== job 2003 ==
Design cordic, start of the top module:
module cordic # (
    DATA_WIDTH = 12
)
(
    input clock,
    input reset,    
    output signed [DATA_WIDTH:0] sine,
    output signed [DATA_WIDTH:0] cosine
);
Settings: LEC_CHECK=0, ABC_AREA=0, CAP_MARGIN=15, CELL_PAD_IN_SITES_DETAIL_PLACEMENT=2, CELL_PAD_IN_SITES_GLOBAL_PLACEMENT=1, CORE_ASPECT_RATIO=1.71, CORE_MARGIN=9, CORE_UTILIZATION=61, CTS_CLUSTER_DIAMETER=339, CTS_CLUSTER_SIZE=10, GPL_ROUTABILITY_DRIVEN=0, GPL_TIMING_DRIVEN=1, HOLD_SLACK_MARGIN=-0.07, MAX_ROUTING_LAYER=met4, MIN_ROUTING_LAYER=met1, PLACE_DENSITY_LB_ADDON=0.02, SETUP_SLACK_MARGIN=0.32, SLEW_MARGIN=20, TNS_END_PERCENT=60; clock period 4.31 ns.
run.sh (not shown) runs the stock make flow with config.mk's settings and CLKGATE_MAP_FILE=.
Status(job 2003) = ERROR, stage = detailed placement (3_5_place_dp)
What job 5378 does differently from job 2003 at the input level:
- CORE_MARGIN now 2, was 9
- PLACE_DENSITY_LB_ADDON no longer set, was 0.02
- CTS_CLUSTER_DIAMETER no longer set, was 339
- TNS_END_PERCENT no longer set, was 60
- CORE_UTILIZATION now 70, was 61
- CTS_CLUSTER_SIZE no longer set, was 10
- CELL_PAD_IN_SITES_DETAIL_PLACEMENT no longer set, was 2
- CORE_ASPECT_RATIO no longer set, was 1.71
- SETUP_SLACK_MARGIN now 0.76, was 0.32
- CELL_PAD_IN_SITES_GLOBAL_PLACEMENT now 0, was 1
- GPL_ROUTABILITY_DRIVEN now 1, was 0
- the clock period (ns, I/O delays scaled along) now 2.55, was 4.31
==> results <==
What the final checks of job 5378 revealed, after a flow that finished every stage, was a layout that fails on capacitance limit, slew limit, setup timing.
From job 2003 to job 5378, post-synthesis register bit count did not move at all.
Job 2003 -> job 5378: share of synthesized cell area in and-or and or-and compound cells delta 0, exact match
Comparing job 2003 against job 5378, there is no change at all in fraction of the mapped netlist area in adder cells.
Looking at starting utilization of the core area, job 5378 sits above job 2003.
Job 2003 -> job 5378: post-synthesis cell count from yosys delta 0, exact match
Changes observed in job 5378 relative to job 2003: area reported by Yosys stat essentially unchanged; width of the die increased about 14%; synthesized cell count essentially unchanged.
| number of placement rows | lower: job 5378 |
Die: job 5378 smaller than job 2003
The area of the core reported for job 5378 is smaller than that of job 2003 by about 12%.
> inputs changed (job 5378 -> job 5790)
- swapping 0 for 1 in ABC_AREA
- swapping 0.76 for -0.13 in SETUP_SLACK_MARGIN
- swapping -0.07 for 0.29 in HOLD_SLACK_MARGIN
- swapping 2.55 for 2.06 in the clock period (ns, I/O delays scaled along)
### Flow results
- Ran to the end and failed final checks on setup timing: job 5790.
- Capture point of the worst path: cordic_chain_dut.genblk1[3].rotator_dut.Y[11] -> job 5790, cordic_chain_dut.genblk1[9].rotator_dut.X[10] -> job 5378
- The lower post-synthesis to final-layout area growth of job 5378 and job 5790 is in job 5790.
- Total setup buffers inserted after CTS came out lower on job 5790 than on job 5378.
- Per the comparison of job 5790 with job 5378, width of the die went up about 0.8%, placement-stage cell area higher, highest net fanout along the worst path saw a decrease.
- In the metrics for job 5378 and job 5790, the one carrying the higher critical path data required time is job 5378.
- CTS clock-pin slew for the worst setup and hold paths on job 5790 is up relative to job 5378.
#### Input delta (job 4290 over job 5790)
- setting CTS_CLUSTER_SIZE to 20 for the first time
- setting PLACE_DENSITY to 0.64 for the first time
- changing HOLD_SLACK_MARGIN from 0.29 to -0.07
- changing ABC_AREA from 1 to 0
- changing SETUP_SLACK_MARGIN from -0.13 to 0.32
- changing the clock period (ns, I/O delays scaled along) from 2.06 to 2.55
Findings:
Of job 5790 and job 4290, none finishes clean.
Job 4290 did not finish; the tool stopped in global routing (5_1_grt) with error ODB-0269.
The flow completed for job 5790, but it is not clean: the layout still shows setup timing.
The run showing the smaller distinct cell type count after synthesis is job 5790.
Measured against job 4290, the gate count after technology mapping of job 5790 comes out at 1.16 times the reference value.
Diff job 5790 -> job 4290: area fraction in mux cells +1.1 points, post-synth design cell area now smaller.
### job 4290 -> job 5993
- CTS_CLUSTER_SIZE removed (was 20)
- ABC_AREA changed from 0 to 1
- PLACE_DENSITY removed (was 0.64)
==> results <==
In the flow results for job 5993 and job 4290, the cell count after synthesis is smaller on job 4290.
Job 5993 ended with more pre-CTS worst setup slack than job 4290.
Re number of buffer cells added on primary ports: no difference whatsoever between job 4290 and job 5993.
Job 4290 -> job 5993: final weighted congestion of routability-driven global placement increased slightly
Job 5993 ran to completion and came out clean on the timing, design-rule and antenna checks.

---

== zinc ==
Starting RTL as in the previous note.
// cordic
module cordic # (
    DATA_WIDTH = 12
)
(
    input clock,
    input reset,    
    output signed [DATA_WIDTH:0] sine,
    output signed [DATA_WIDTH:0] cosine
);
export LEC_CHECK = 0
export ABC_AREA = 1
export CAP_MARGIN = 15
export CELL_PAD_IN_SITES_GLOBAL_PLACEMENT = 0
export CORE_MARGIN = 9
export CORE_UTILIZATION = 71
export CTS_CLUSTER_SIZE = 40
export GPL_ROUTABILITY_DRIVEN = 1
export GPL_TIMING_DRIVEN = 1
export HOLD_SLACK_MARGIN = 0.29
export MAX_ROUTING_LAYER = met4
export MIN_ROUTING_LAYER = met1
export PLACE_DENSITY_LB_ADDON = 0.02
export SETUP_SLACK_MARGIN = 0.32
export SLEW_MARGIN = 20
create_clock -name core_clock -period 3.12 [get_ports {clock}]
The flow did not stop early for zinc: all stages ran, and the layout cleared the timing, design-rule and antenna checks.
Inputs modified between zinc and harbor:
# zinc
export LEC_CHECK = 0
export ABC_AREA = 1
export CAP_MARGIN = 15
export CELL_PAD_IN_SITES_GLOBAL_PLACEMENT = 0
export CORE_MARGIN = 9
export CORE_UTILIZATION = 71
export CTS_CLUSTER_SIZE = 40
export GPL_ROUTABILITY_DRIVEN = 1
export GPL_TIMING_DRIVEN = 1
export HOLD_SLACK_MARGIN = 0.29
export MAX_ROUTING_LAYER = met4
export MIN_ROUTING_LAYER = met1
export PLACE_DENSITY_LB_ADDON = 0.02
export SETUP_SLACK_MARGIN = 0.32
export SLEW_MARGIN = 20
create_clock -name core_clock -period 3.12 [get_ports {clock}]
# harbor
export LEC_CHECK = 0
export ABC_AREA = 1
export CAP_MARGIN = 15
export CELL_PAD_IN_SITES_GLOBAL_PLACEMENT = 0
export CORE_MARGIN = 2
export CORE_UTILIZATION = 70
export CTS_CLUSTER_DIAMETER = 396
export GPL_ROUTABILITY_DRIVEN = 1
export GPL_TIMING_DRIVEN = 1
export HOLD_SLACK_MARGIN = -0.07
export MAX_ROUTING_LAYER = met4
export MIN_ROUTING_LAYER = met1
export SETUP_SLACK_MARGIN = -0.14
export SLEW_MARGIN = 20
create_clock -name core_clock -period 2.06 [get_ports {clock}]
Notes after the runs:
zinc went all the way through the flow, and no timing, DRC or antenna check failed.
Complete run, failing final checks: harbor, reason negative setup slack.
Compared with zinc, in harbor via count has increased; placed wire-length estimate after detailed placement has increased; non-clock buffer count in the final layout has increased; flip-flop and latch count after synthesis has remained practically unchanged; clock tree cell share of total cell area has decreased.
Sum of buffers and inverters on the critical path on harbor is up relative to zinc.
Number of buffer cells added on primary ports: harbor vs zinc identical
The inputs of ember differ from those of harbor as listed below.
# harbor
export LEC_CHECK = 0
export ABC_AREA = 1
export CAP_MARGIN = 15
export CELL_PAD_IN_SITES_GLOBAL_PLACEMENT = 0
export CORE_MARGIN = 2
export CORE_UTILIZATION = 70
export CTS_CLUSTER_DIAMETER = 396
export GPL_ROUTABILITY_DRIVEN = 1
export GPL_TIMING_DRIVEN = 1
export HOLD_SLACK_MARGIN = -0.07
export MAX_ROUTING_LAYER = met4
export MIN_ROUTING_LAYER = met1
export SETUP_SLACK_MARGIN = -0.14
export SLEW_MARGIN = 20
create_clock -name core_clock -period 2.06 [get_ports {clock}]
# ember
export LEC_CHECK = 0
export CAP_MARGIN = 20
export CORE_MARGIN = 2
export CORE_UTILIZATION = 70
export CTS_CLUSTER_SIZE = 21
export PLACE_DENSITY = 0.6
export SLEW_MARGIN = 20
create_clock -name core_clock -period 2.78 [get_ports {clock}]
==> results <==
ember: PASS, flow complete, no timing, DRC or antenna violations
harbor vs ember, slowest stage cell on the critical path: sky130_fd_sc_hd__dfxtp_2 vs sky130_fd_sc_hd__fa_1
cordic_chain_dut.genblk1[8].rotator_dut.X[12] as the worst setup path endpoint was reported by ember, and cordic_chain_dut.genblk1[10].rotator_dut.X[10] by harbor.
Relative to harbor, post-synthesis instance total decreased by 14% in ember.
Relative to harbor, the parity-gate share of the synthesized area counting xor and xnor cells of ember is higher by 0.27 points.
Delta(required time at the endpoint of the critical path, ember - harbor) > 0
Between harbor and ember, the flow reports yosys synthesis chip area decreasing slightly.
ember vs. harbor: number of buffers outside the clock class in the layout fell about 70%, area growth from synthesis to final layout fell 16 points, insertion delay of the later-clocked pin in the worst-skew pair fell 0.02 ns.
The inputs of pepper differ from those of ember as listed below.
# ember
export LEC_CHECK = 0
export CAP_MARGIN = 20
export CORE_MARGIN = 2
export CORE_UTILIZATION = 70
export CTS_CLUSTER_SIZE = 21
export PLACE_DENSITY = 0.6
export SLEW_MARGIN = 20
create_clock -name core_clock -period 2.78 [get_ports {clock}]
# pepper
export LEC_CHECK = 0
export CAP_MARGIN = 20
export CORE_MARGIN = 2
export CORE_UTILIZATION = 66
export SLEW_MARGIN = 20
create_clock -name core_clock -period 4.15 [get_ports {clock}]
### Flow results
- In the metrics for pepper and ember, the one carrying the higher overall routing resource usage is ember.
- pepper was carried through to the last stage, and its layout satisfied the timing, design-rule and antenna checks.
- Looking at pepper and ember, the hold slack is a wash.
- Going from ember to pepper, instance count on the critical path shrinks by 1.
- In pepper, the final critical delay including setup and external delays came out 0.61 ns above the value in ember.
- Cell area after layout (pepper vs. ember) decreases by a few percent

---

Setup of maple:
Starting RTL as in the previous note.
clock: 2.55 ns
lec_check: 0
abc_area: 0
cap_margin: 15
cell_pad_in_sites_global_placement: 0
core_aspect_ratio: 1.15
core_margin: 2
core_utilization: 70
cts_cluster_size: 37
gpl_routability_driven: 1
gpl_timing_driven: 1
hold_slack_margin: -0.07
max_routing_layer: met4
min_routing_layer: met1
setup_slack_margin: 0.32
slew_margin: 20
The flow ended early for maple: it failed with a tool error in global routing.
Modified inputs, lagoon compared to maple
Settings: CTS_CLUSTER_SIZE changed from 37 to 20; CORE_ASPECT_RATIO removed (was 1.15).
Results
maple: aborted in global routing (tool error). As the logs show, lagoon stopped at global routing after a tool error, so it never reached the end of the flow. Taking maple as the reference, in lagoon number of standard cells reported by yosys essentially unchanged, placement row count now sits lower, floorplan die area did not really move. The post-cts repair resize count in maple is 1.11 times that in lagoon.
Here is what was changed in the inputs of garnet compared with lagoon.
Settings: CTS_CLUSTER_SIZE: 20 -> unset; CELL_PAD_IN_SITES_GLOBAL_PLACEMENT: 0 -> unset; CAP_MARGIN: 15 -> 20; ABC_AREA: 0 -> unset; MAX_ROUTING_LAYER: met4 -> unset; MIN_ROUTING_LAYER: met1 -> unset; SETUP_SLACK_MARGIN: 0.32 -> unset; CORE_UTILIZATION: 70 -> 65; HOLD_SLACK_MARGIN: -0.07 -> unset; GPL_ROUTABILITY_DRIVEN: 1 -> unset; GPL_TIMING_DRIVEN: 1 -> unset; the clock period (ns, I/O delays scaled along): 2.55 -> 3.38.
==> results <==
- garnet has completed all stages; timing, DRC and antenna checks passed.
- Diff lagoon -> garnet | placed wire-length estimate | down by a few percent
- Number of setup buffers added after CTS: garnet < lagoon
- Compared garnet against lagoon; number of enable-type register cells in the synthesized netlist within noise.
- Die outline height in garnet is 3.7% higher than in lagoon
- The higher total instance count after detailed placement came out of lagoon.
- On Yosys chip area, lagoon and garnet are neck and neck.
- Relative to lagoon, the post-placement cell area measured on garnet has decreased by a few percent.
- From lagoon to garnet the numbers moved as follows: area of the die went up, number of resized instances in the post-cts repair step now smaller.

---

cordic again, from the RTL that the note above started with.
clock: 2.04 ns
lec_check: 0
cap_margin: 20
cell_pad_in_sites_detail_placement: 1
core_margin: 4
core_utilization: 49
cts_cluster_size: 76
gpl_timing_driven: 0
min_routing_layer: met2
place_density_lb_addon: 0.27
setup_slack_margin: 0.11
slew_margin: 10
The starting point died in 5_1_grt (GRT-0116).
Edit:
CELL_PAD_IN_SITES_DETAIL_PLACEMENT = unset   (was 1)
CORE_MARGIN = 2   (was 4)
CORE_UTILIZATION = 72   (was 49)
CTS_CLUSTER_SIZE = unset   (was 76)
GPL_TIMING_DRIVEN = unset   (was 0)
MIN_ROUTING_LAYER = unset   (was met2)
PLACE_DENSITY_LB_ADDON = unset   (was 0.27)
SETUP_SLACK_MARGIN = -0.17   (was 0.11)
SLEW_MARGIN = 20   (was 10)
clock period = 2.44 ns   (was 2.04 ns; I/O delays follow)
=> The changed run produced a layout that fails on setup timing. Die size went down by 33%. Synthesized cell count does not change. Synthesized area does not change.
Edit:
CORE_UTILIZATION = 65   (was 72)
SETUP_SLACK_MARGIN = unset   (was -0.17)
clock period = 3.34 ns   (was 2.44 ns; I/O delays follow)
After rerunning:
- The new run finished clean
- synthesized cell count does not change
- final cell count came out lower by 6.5%
Edit:
CORE_UTILIZATION = 40   (was 65)
PLACE_DENSITY = 0.6   (was unset)
clock period = 3.41 ns   (was 3.34 ns; I/O delays follow)
Non-clock buffer count drops by 2.
Count of clock-buffer cells in the layout decreases by 9.
Synthesized area does not change.
Sequential cell count does not change.
Setup slack improves by 0.0063 ns.
Final area went up by 1.9%.
Routed wire length climbs by 4.3%.
Hold slack barely changes.

---

Setup of main:
The RTL this note starts from:
==> flow/design.v <==
`timescale 1ns / 1ps
module rotator # (
    DATA_WIDTH = 12,
    ANGLE_WIDTH = 16,
    ITERATION = 0,
    TAN_ANGLE = 0
)
(
    input clock, 
    input reset,
    input [1:0] quarter_in,
    input signed [DATA_WIDTH:0] x_in,
    input signed [DATA_WIDTH:0] y_in,
    input signed [ANGLE_WIDTH:0] z_in,
    output [1:0] quarter_out,
    output signed [DATA_WIDTH:0] x_out,
    output signed [DATA_WIDTH:0] y_out,
    output signed [ANGLE_WIDTH:0] z_out
);
    function signed [DATA_WIDTH:0] shift_register(
        input signed [DATA_WIDTH:0] register, 
        input integer n
    );
        integer i;
        begin
            shift_register = register;
            for (i = 0; i < n; i++) begin
                shift_register = {register[DATA_WIDTH], shift_register[DATA_WIDTH:1]};
            end
        end
    endfunction
    logic signed [DATA_WIDTH:0] Xd, Yd;
    assign Xd = shift_register(x_in, ITERATION);
    assign Yd = shift_register(y_in, ITERATION);   
    logic signed [DATA_WIDTH:0] X, Y; 
    logic signed [ANGLE_WIDTH:0] Z; 
    logic [1:0] Q;
    always_ff @(posedge clock) begin
        Q <= quarter_in;
        if (z_in < 0) begin
            X <= x_in + Yd;
            Y <= y_in - Xd;
            Z <= z_in + TAN_ANGLE;
        end
        else begin
            X <= x_in - Yd;
            Y <= y_in + Xd;
            Z <= z_in - TAN_ANGLE;
        end   
    end    
    assign x_out = X;
    assign y_out = Y;
    assign z_out = Z;    
    assign quarter_out = Q;
endmodule
`timescale 1ns / 1ps
module cordic_chain #(
    DATA_WIDTH = 12,
    ANGLE_WIDTH = 16,
    ITERATIONS = 16
)
(
    input clock,
    input reset,
    input [1:0] quarter_in,
    input signed [DATA_WIDTH:0] x_in,
    input signed [DATA_WIDTH:0] y_in,
    input signed [DATA_WIDTH:0] angle_in,
    output signed [DATA_WIDTH:0] x_out,
    output signed [DATA_WIDTH:0] y_out, 
    output [1:0] quarter_out 
 );
    logic [1:0] quarters [ITERATIONS:0];
    logic signed [DATA_WIDTH:0] xs [ITERATIONS:0];
    logic signed [DATA_WIDTH:0] ys [ITERATIONS:0];
    logic signed [ANGLE_WIDTH:0] zs [ITERATIONS:0];   
    assign quarters[0] = quarter_in;
    assign xs[0] = x_in;
    assign ys[0] = y_in;
    assign zs[0] = {1'b0, angle_in[DATA_WIDTH-1:0], 4'b0000};
    function [ANGLE_WIDTH:0] tan_angle; 
        input [3:0] iteration;
        begin
            case (iteration)
            4'b0000: tan_angle = 17'd25736;  
            4'b0001: tan_angle = 17'd15192;  
            4'b0010: tan_angle = 17'd8028;  
            4'b0011: tan_angle = 17'd4074;  
            4'b0100: tan_angle = 17'd2045;  
            4'b0101: tan_angle = 17'd1024;  
            4'b0110: tan_angle = 17'd512;  
            4'b0111: tan_angle = 17'd256;  
            4'b1000: tan_angle = 17'd128;  
            4'b1001: tan_angle = 17'd64;  
            4'b1010: tan_angle = 17'd32;  
            4'b1011: tan_angle = 17'd16;  
            4'b1100: tan_angle = 17'd8;  
            4'b1101: tan_angle = 17'd4;  
            4'b1110: tan_angle = 17'd2;  
            4'b1111: tan_angle = 17'd1;  
            endcase
        end
    endfunction
    genvar i;
    generate 
    for (i = 0; i < ITERATIONS; i++) begin
        rotator # (
            .DATA_WIDTH(DATA_WIDTH),
            .ANGLE_WIDTH(ANGLE_WIDTH),
            .ITERATION(i),
            .TAN_ANGLE(tan_angle(i))
        ) rotator_dut (
            .clock(clock),
            .reset(reset),
            .quarter_in(quarters[i]),
            .x_in(xs[i]),
            .y_in(ys[i]),
            .z_in(zs[i]),
            .quarter_out(quarters[i+1]),
            .x_out(xs[i+1]),
            .y_out(ys[i+1]),
            .z_out(zs[i+1])        
        );   
    end
    endgenerate
    assign x_out = xs[ITERATIONS];
    assign y_out = ys[ITERATIONS];
    assign quarter_out = quarters[ITERATIONS];
endmodule
`timescale 1ns / 1ps
module quarter_selector # (
    DATA_WIDTH = 12
)
(
    input clock, 
    input reset,
    input [1:0] quarter,
    input signed [DATA_WIDTH:0] x_in,
    input signed [DATA_WIDTH:0] y_in,
    output signed [DATA_WIDTH:0] x_out,
    output signed [DATA_WIDTH:0] y_out
);
logic [DATA_WIDTH:0] x_up, x_down;
logic [DATA_WIDTH:0] y_up, y_down;
assign x_up = x_in + 13'h800;
assign x_down = 13'h800 - x_in;
assign y_up = y_in + 13'h800;
assign y_down = 13'h800 - y_in;
logic [DATA_WIDTH:0] X, Y;
always_ff @(posedge clock) begin
    if (reset) begin
        X <= '0;
        Y <= '0;    
    end
    else begin
        case (quarter)
            2'b00: begin
                X <= x_up;
                Y <= y_up; 
            end
            2'b01: begin
                X <= x_down;
                Y <= y_up;                        
            end
            2'b10: begin
                X <= x_down;
                Y <= y_down;                                    
            end
            2'b11: begin
                X <= x_up;
                Y <= y_down;                                               
            end
        endcase    
    end
end
assign x_out = X;
assign y_out = Y;
endmodule
`timescale 1ns / 1ps
module phase_controller # (
    PHASE_WIDTH = 13
) 
(
    input clock, 
    input reset,
    output [PHASE_WIDTH-1:0] phase,
    output [1:0] quadrant   
);
localparam frequence_fraction = 8'd56;
localparam frequence_reverse_fraction = 8'd100 - frequence_fraction;
localparam phase_90 = 13'd3216;
localparam base_step = 2'd1;
localparam extended_step = 2'd2;
typedef enum logic [1:0] {
    QUADRANT_I, 
    QUADRANT_II,
    QUADRANT_III,
    QUADRANT_IV
} quadrant_state;
logic [PHASE_WIDTH-1:0] phase_out;
logic inc_en; 
logic counter_reset;
logic [15:0] counter;
always_ff @(posedge clock) begin
    if (reset) begin
        counter <= '0;
        inc_en <= '0;
    end
    else if (counter_reset) begin
        counter <= '0;
    end
    else begin
        if (counter >= 8'd100) begin
            inc_en <= '1;
            counter <= counter - frequence_reverse_fraction;
        end
        else begin
            inc_en <= '0;
            counter <= counter + frequence_fraction;
        end
    end
end
quadrant_state quadrant_out;
logic [15:0] angle_counter;
assign quadrant = quadrant_out;
assign phase = phase_out;
always_ff @(posedge clock) begin
    if (reset) begin
        quadrant_out <= QUADRANT_I;
        phase_out <= '0;
        angle_counter <= '0;
    end
    else case (quadrant_out)
        QUADRANT_I: begin
            if (angle_counter >= phase_90) begin
                quadrant_out <= QUADRANT_II;
                angle_counter <= '0;                
            end
            else begin
                if (inc_en) begin
                    phase_out <= phase_out + extended_step;
                    angle_counter <= angle_counter + extended_step;
                end
                else begin
                    phase_out <= phase_out + base_step;
                    angle_counter <= angle_counter + base_step;
                end
            end
        end
        QUADRANT_II: begin
            if (angle_counter >= phase_90) begin
                quadrant_out <= QUADRANT_III;
                angle_counter <= '0;                
            end
            else begin
                if (inc_en) begin
                    phase_out <= phase_out - extended_step;
                    angle_counter <= angle_counter + extended_step;
                end
                else begin
                    phase_out <= phase_out - base_step;
                    angle_counter <= angle_counter + base_step;
                end
            end           
        end
        QUADRANT_III: begin
            if (angle_counter >= phase_90) begin
                quadrant_out <= QUADRANT_IV;
                angle_counter <= '0;                
            end
            else begin
                if (inc_en) begin
                    phase_out <= phase_out + extended_step;
                    angle_counter <= angle_counter + extended_step;
                end
                else begin
                    phase_out <= phase_out + base_step;
                    angle_counter <= angle_counter + base_step;
                end
            end        
        end
        QUADRANT_IV: begin
            if (angle_counter >= phase_90) begin
                quadrant_out <= QUADRANT_I;
                angle_counter <= '0;                
            end
            else begin
                if (inc_en) begin
                    phase_out <= phase_out - extended_step;
                    angle_counter <= angle_counter + extended_step;
                end
                else begin
                    phase_out <= phase_out - base_step;
                    angle_counter <= angle_counter + base_step;
                end
            end                                 
        end
    endcase
end
always_ff @(posedge clock) begin
    if (reset) begin
        counter_reset <= '0;
    end
    else if (angle_counter >= phase_90) begin
        counter_reset <= '1;
    end
    else begin
        counter_reset <= '0;
    end
end
endmodule
`timescale 1ns / 1ps
module cordic # (
    DATA_WIDTH = 12
)
(
    input clock,
    input reset,    
    output signed [DATA_WIDTH:0] sine,
    output signed [DATA_WIDTH:0] cosine
);
    localparam A = 16'h04DB;  
    logic [DATA_WIDTH:0] phase;
    logic [1:0] quarter;
    logic signed [DATA_WIDTH:0] x0;
    logic signed [DATA_WIDTH:0] y0;
    assign x0 = A;
    assign y0 = '0;
    phase_controller # (
        .PHASE_WIDTH(13)
    ) phase_controller_dut (
        .clock(clock),
        .reset(reset),
        .phase(phase),
        .quadrant(quarter)
    );
    logic signed [DATA_WIDTH:0] x_out;
    logic signed [DATA_WIDTH:0] y_out;
    logic [1:0] quarter_out;
    cordic_chain # (
        .DATA_WIDTH(12),
        .ANGLE_WIDTH(16),
        .ITERATIONS(16)
    ) cordic_chain_dut (
        .clock(clock),
        .reset(reset),
        .quarter_in(quarter),
        .x_in(x0),
        .y_in(y0),
        .angle_in(phase),        
        .x_out(x_out),
        .y_out(y_out),
        .quarter_out(quarter_out)        
    );
    quarter_selector # (
        .DATA_WIDTH(12)
    ) quarter_selector_dut (
        .clock(clock),
        .reset(reset),
        .quarter(quarter_out),
        .x_in(x_out),
        .y_in(y_out),
        .x_out(cosine),
        .y_out(sine)
    );
endmodule
make LEC_CHECK=0 ABC_AREA=1 CAP_MARGIN=15 CELL_PAD_IN_SITES_DETAIL_PLACEMENT=2 CELL_PAD_IN_SITES_GLOBAL_PLACEMENT=1 CORE_ASPECT_RATIO=1.71 CORE_MARGIN=9 CORE_UTILIZATION=21 CTS_CLUSTER_DIAMETER=339 CTS_CLUSTER_SIZE=10 GPL_ROUTABILITY_DRIVEN=0 GPL_TIMING_DRIVEN=1 HOLD_SLACK_MARGIN=-0.07 MAX_ROUTING_LAYER=met5 MIN_ROUTING_LAYER=met1 PLACE_DENSITY_LB_ADDON=0.02 SETUP_SLACK_MARGIN=0.32 SLEW_MARGIN=20 TNS_END_PERCENT=60 finish   # period 4.31 ns
main finished all stages; the layout is clean.
Relative to main, the following input files were edited for the feature branch:
- removing HOLD_SLACK_MARGIN (formerly -0.07)
- changing CTS_CLUSTER_DIAMETER from 339 to 285
- changing CORE_UTILIZATION from 21 to 72
- removing MIN_ROUTING_LAYER (formerly met1)
- removing CORE_ASPECT_RATIO (formerly 1.71)
- removing GPL_TIMING_DRIVEN (formerly 1)
- removing SETUP_SLACK_MARGIN (formerly 0.32)
- removing MAX_ROUTING_LAYER (formerly met5)
- changing CORE_MARGIN from 9 to 2
- removing CTS_CLUSTER_SIZE (formerly 10)
- removing CELL_PAD_IN_SITES_DETAIL_PLACEMENT (formerly 2)
- removing PLACE_DENSITY_LB_ADDON (formerly 0.02)
- changing CAP_MARGIN from 15 to 20
- removing CELL_PAD_IN_SITES_GLOBAL_PLACEMENT (formerly 1)
- removing TNS_END_PERCENT (formerly 60)
- removing GPL_ROUTABILITY_DRIVEN (formerly 0)
- changing the clock period (ns, I/O delays scaled along) from 4.31 to 2.33
[summary]
Setup slack in the feature branch is smaller than in main. The higher die span in y came out of main. Going from main to the feature branch, cell count after placement shrinks by 1685. Although it ran to completion, the feature branch produced a layout that fails the final checks because of negative setup slack. The feature branch against main; wire length of the first global-routing pass is down by more than a quarter. The lower proportion of cell area spent on the clock network came out of main. The share of the clock period used by the worst path reported for the feature branch is greater than that of main by 31 points. The feature branch vs main: critical path depth up.
